build 87:
Design CPU_6507, start of the top module:
module CPU_6507(
	output [12:0] addr_bus,
	output reg [7:0] d_out,
	input [7:0] d_in,
	output reg wenb,
	input clk,
	input rstb,
	input rdy
);
Settings: LEC_CHECK=0, ABC_AREA=0, CAP_MARGIN=20, CELL_PAD_IN_SITES_GLOBAL_PLACEMENT=3, CORE_MARGIN=2, CORE_UTILIZATION=23, CTS_CLUSTER_SIZE=29, MAX_ROUTING_LAYER=met4, PLACE_DENSITY_LB_ADDON=0.13, SETUP_SLACK_MARGIN=0.99, SLEW_MARGIN=25, TNS_END_PERCENT=65; clock period 7.79 ns.
run.sh (not shown) runs the stock make flow with config.mk's settings and CLKGATE_MAP_FILE=.
Input changes introduced in build 45 (baseline for comparison: build 87):
- a change of CORE_UTILIZATION from 23 to 65
- a change of CELL_PAD_IN_SITES_GLOBAL_PLACEMENT from 3 to 0
- a deleted PLACE_DENSITY_LB_ADDON that had been 0.13
- a change of the clock period (ns, I/O delays scaled along) from 7.79 to 6.65
Notes after the runs:
- Compare build 87 and build 45 | switching power higher: build 45
- Looking at start point of the critical path, the d_in[3] result is from build 45; the d_in[2] one comes from build 87.
- Row count of filler cells inserted in the layout: build 45 lower / build 87 higher
- Measured against build 87, the critical path depth of build 45 comes out at 0.913 times the reference value.
- Compared with build 87, build 45 shows worst-case reg-to-reg path depth that has gone down by a little under 10%.
Input changes introduced in build 22 (baseline for comparison: build 45):
- CTS_CLUSTER_SIZE changed from 29 to 43
- CORE_UTILIZATION changed from 65 to 57
- SETUP_SLACK_MARGIN removed (was 0.99)
- PLACE_DENSITY_LB_ADDON newly set to 0.13
- the clock period (ns, I/O delays scaled along) changed from 6.65 to 7.79
--- outcome ---
Going from build 45 to build 22, final worst setup slack shrinks by 0.43 ns. Build 45 has a lower max-slew headroom at the worst pin than build 22. From build 45 to build 22 the numbers moved as follows: number of I/O port buffers now sits at about the same level, design area went down 7.5%, instance area at placement dropped 2.8%, number of flip-flops and latches in the synthesized netlist ~0 delta, total power went down by about 22%. Compared to build 45, the routing of build 22 uses less wire. Clock share of power in build 22 is 1.9 points above build 45. The post-placement cell count of build 45 and that of build 22 are within noise of each other.
Edits applied to the flow inputs when going from build 22 to build 1:
- CORE_UTILIZATION now 23, was 57
- CTS_CLUSTER_SIZE now 29, was 43
- GPL_TIMING_DRIVEN now 0, previously not set
- SLEW_MARGIN now 40, was 25
- CORE_ASPECT_RATIO now 1.61, previously not set
- CELL_PAD_IN_SITES_DETAIL_PLACEMENT now 2, previously not set
- SETUP_SLACK_MARGIN now 0.99, previously not set
- HOLD_SLACK_MARGIN now 0.21, previously not set
- CORE_MARGIN now 8, was 2
- PLACE_DENSITY now 0.37, previously not set
- PLACE_DENSITY_LB_ADDON no longer set, was 0.13
- CTS_CLUSTER_DIAMETER now 297, previously not set
- GPL_ROUTABILITY_DRIVEN now 1, previously not set
- MIN_ROUTING_LAYER now met2, previously not set
- TNS_END_PERCENT now 10, was 65
- CELL_PAD_IN_SITES_GLOBAL_PLACEMENT now 3, was 0
### Flow results
Diff build 22 -> build 1: number of antenna violations at the first check in global routing grew by 2, via count now larger, met1 track demand over resource in global routing has decreased. Global-route wire length before repair: build 1 worse than build 22. The power in build 1 is 1.3 times that in build 22. Reported for build 1 and build 22, number of clock-tree buffers in the layout turned out identical to the last digit. Build 1 — final area about 16% higher, build 22 as reference. Per the comparison of build 1 with build 22, all-layer global routing usage climbed 0.87 points; routed wire length climbed 81%. Between build 1 and build 22, the number of logic gates does not differ in any meaningful way.
Input-level comparison between build 77 and build 1:
- SETUP_SLACK_MARGIN removed (was 0.99)
- GPL_ROUTABILITY_DRIVEN removed (was 1)
- HOLD_SLACK_MARGIN removed (was 0.21)
- CORE_ASPECT_RATIO removed (was 1.61)
- ABC_AREA removed (was 0)
- CTS_CLUSTER_DIAMETER removed (was 297)
- TNS_END_PERCENT removed (was 10)
- MIN_ROUTING_LAYER removed (was met2)
- PLACE_DENSITY removed (was 0.37)
- CTS_CLUSTER_SIZE removed (was 29)
- GPL_TIMING_DRIVEN removed (was 0)
- CELL_PAD_IN_SITES_GLOBAL_PLACEMENT removed (was 3)
- MAX_ROUTING_LAYER removed (was met4)
- CORE_UTILIZATION changed from 23 to 40
- CORE_MARGIN changed from 8 to 2
- CELL_PAD_IN_SITES_DETAIL_PLACEMENT removed (was 2)
- SLEW_MARGIN changed from 40 to 20
- the clock period (ns, I/O delays scaled along) changed from 7.79 to 9.0
==> comparison <==
Build 77 drops fewer vias than build 1.
Compared build 77 vs build 1, and clock share of power is up in build 77.
Build 77 vs. build 1: clock power went down by about 24%.
Build 77: setup slack after layout is 0.30 ns higher than what build 1 reported.
In the tables for build 77 and build 1, pin slew with the least headroom to its limit reads higher with build 77.
Measured against build 77, the detailed placement HPWL of build 1 comes out at 1.8 times the reference value.
The core of build 77 is more densely filled than that of build 1.
Number of global-route vias before repair sits lower in build 77 than in build 1.
Build 77: total design power is about 33% lower than what build 1 reported.
## Diff of input files: build 27 against build 77
- an added ABC_AREA of 1
- a change of CORE_UTILIZATION from 40 to 59
- an added CTS_CLUSTER_SIZE of 100
- a change of the clock period (ns, I/O delays scaled along) from 9.0 to 6.73
Results
- Build 27 was carried through to the last stage, and its layout satisfied the timing, DRC and antenna checks.
- Compared to build 77, build 27 has critical path depth 16 higher.
- Per the comparison of build 27 with build 77, wire length per cell saw a decrease, synthesized area saw a decrease.
- clkdlybuf4s50_1 as the cell at the slowest stage of the critical path was reported by build 27, and o31ai_2 by build 77.

Starting RTL as in the previous note.
## CPU_6507
module CPU_6507(
	output [12:0] addr_bus,
	output reg [7:0] d_out,
	input [7:0] d_in,
	output reg wenb,
	input clk,
	input rstb,
	input rdy
);
make LEC_CHECK=0 ABC_AREA=0 CAP_MARGIN=20 CELL_PAD_IN_SITES_GLOBAL_PLACEMENT=0 CORE_MARGIN=2 CORE_UTILIZATION=65 CTS_CLUSTER_DIAMETER=358 CTS_CLUSTER_SIZE=43 MAX_ROUTING_LAYER=met4 SLEW_MARGIN=25 TNS_END_PERCENT=65 finish   # period 7.79 ns
The starting point went through all stages and came out clean.
Rerun with:
Settings changed: ABC_AREA 0 to 1, CORE_UTILIZATION 65 to 48, CTS_CLUSTER_DIAMETER 358 to 227, CTS_CLUSTER_SIZE 43 to 98, PLACE_DENSITY set to 0.38, SETUP_SLACK_MARGIN set to -0.19, TNS_END_PERCENT 65 to 10.
Outcome: The new run produced a clean layout. Clock skew hardly moves. First-iteration DRC count goes down by a quarter to a third. Register-to-register slack improves by 0.10 ns. Synthesized cell count rises by roughly a tenth. Design area falls slightly. Die size went up by a quarter to a third. Worst setup slack improves by 0.10 ns. Total power climbs by about a fifth. Via count came out lower by a few percent. Final cell count came out higher by about a fifth. Maximum frequency rises slightly.
Rerun with:
Settings changed: ABC_AREA 1 to 0, CELL_PAD_IN_SITES_GLOBAL_PLACEMENT 0 to 3, CORE_UTILIZATION 48 to 43, PLACE_DENSITY 0.38 to 0.39, SETUP_SLACK_MARGIN -0.19 to -0.34, TNS_END_PERCENT 10 to 65.
After rerunning:
- With this change the flow stopped in 3_1_place_gp_skip_io, error GPL-0301
- die size increases by 15%
- synthesized area climbs by about 3.2%
- synthesized cell count shrinks by 11%
Rerun with:
Settings changed: ABC_AREA 0 to not set, CELL_PAD_IN_SITES_GLOBAL_PLACEMENT 3 to not set, CORE_UTILIZATION 43 to 32, CTS_CLUSTER_DIAMETER 227 to not set, CTS_CLUSTER_SIZE 98 to not set, MAX_ROUTING_LAYER met4 to not set, PLACE_DENSITY 0.39 to not set, SETUP_SLACK_MARGIN -0.34 to not set, SLEW_MARGIN 25 to 20, TNS_END_PERCENT 65 to not set.
Clock period 7.79 ns to 8.2 ns, I/O delays scaled along.
After rerunning: The new run produced a clean layout; synthesized area does not change; die area climbs by 34%; synthesized cell count stays the same.
Rerun with:
Settings changed: CORE_UTILIZATION 32 to 40, SETUP_SLACK_MARGIN set to -0.78.
Outcome:
- The changed run completed with no timing, DRC or antenna violations
- sequential share of layout area barely changes
- fmax came out lower by 3.4%
- routed wire length came out higher by 1.8%
- non-clock buffer count came out higher by 5
- total power is about the same
- final cell count came out lower by 4.9%
- combinational power barely changes
- area after synthesis does not change
- final area came out lower by 0.70%
Rerun with:
Settings changed: CORE_UTILIZATION 40 to 61, CTS_CLUSTER_DIAMETER set to 166, CTS_CLUSTER_SIZE set to 100, SETUP_SLACK_MARGIN -0.78 to not set.
Clock period 8.2 ns to 9.0 ns, I/O delays scaled along.
After rerunning:
- critical path depth does not change
- sequential power fell by a little under a tenth
- worst setup slack gets worse by 0.032 ns
- global-route usage rose by 15 points
- count of clock-buffer cells in the layout does not change
Power is estimated from default activity; no workload was simulated.
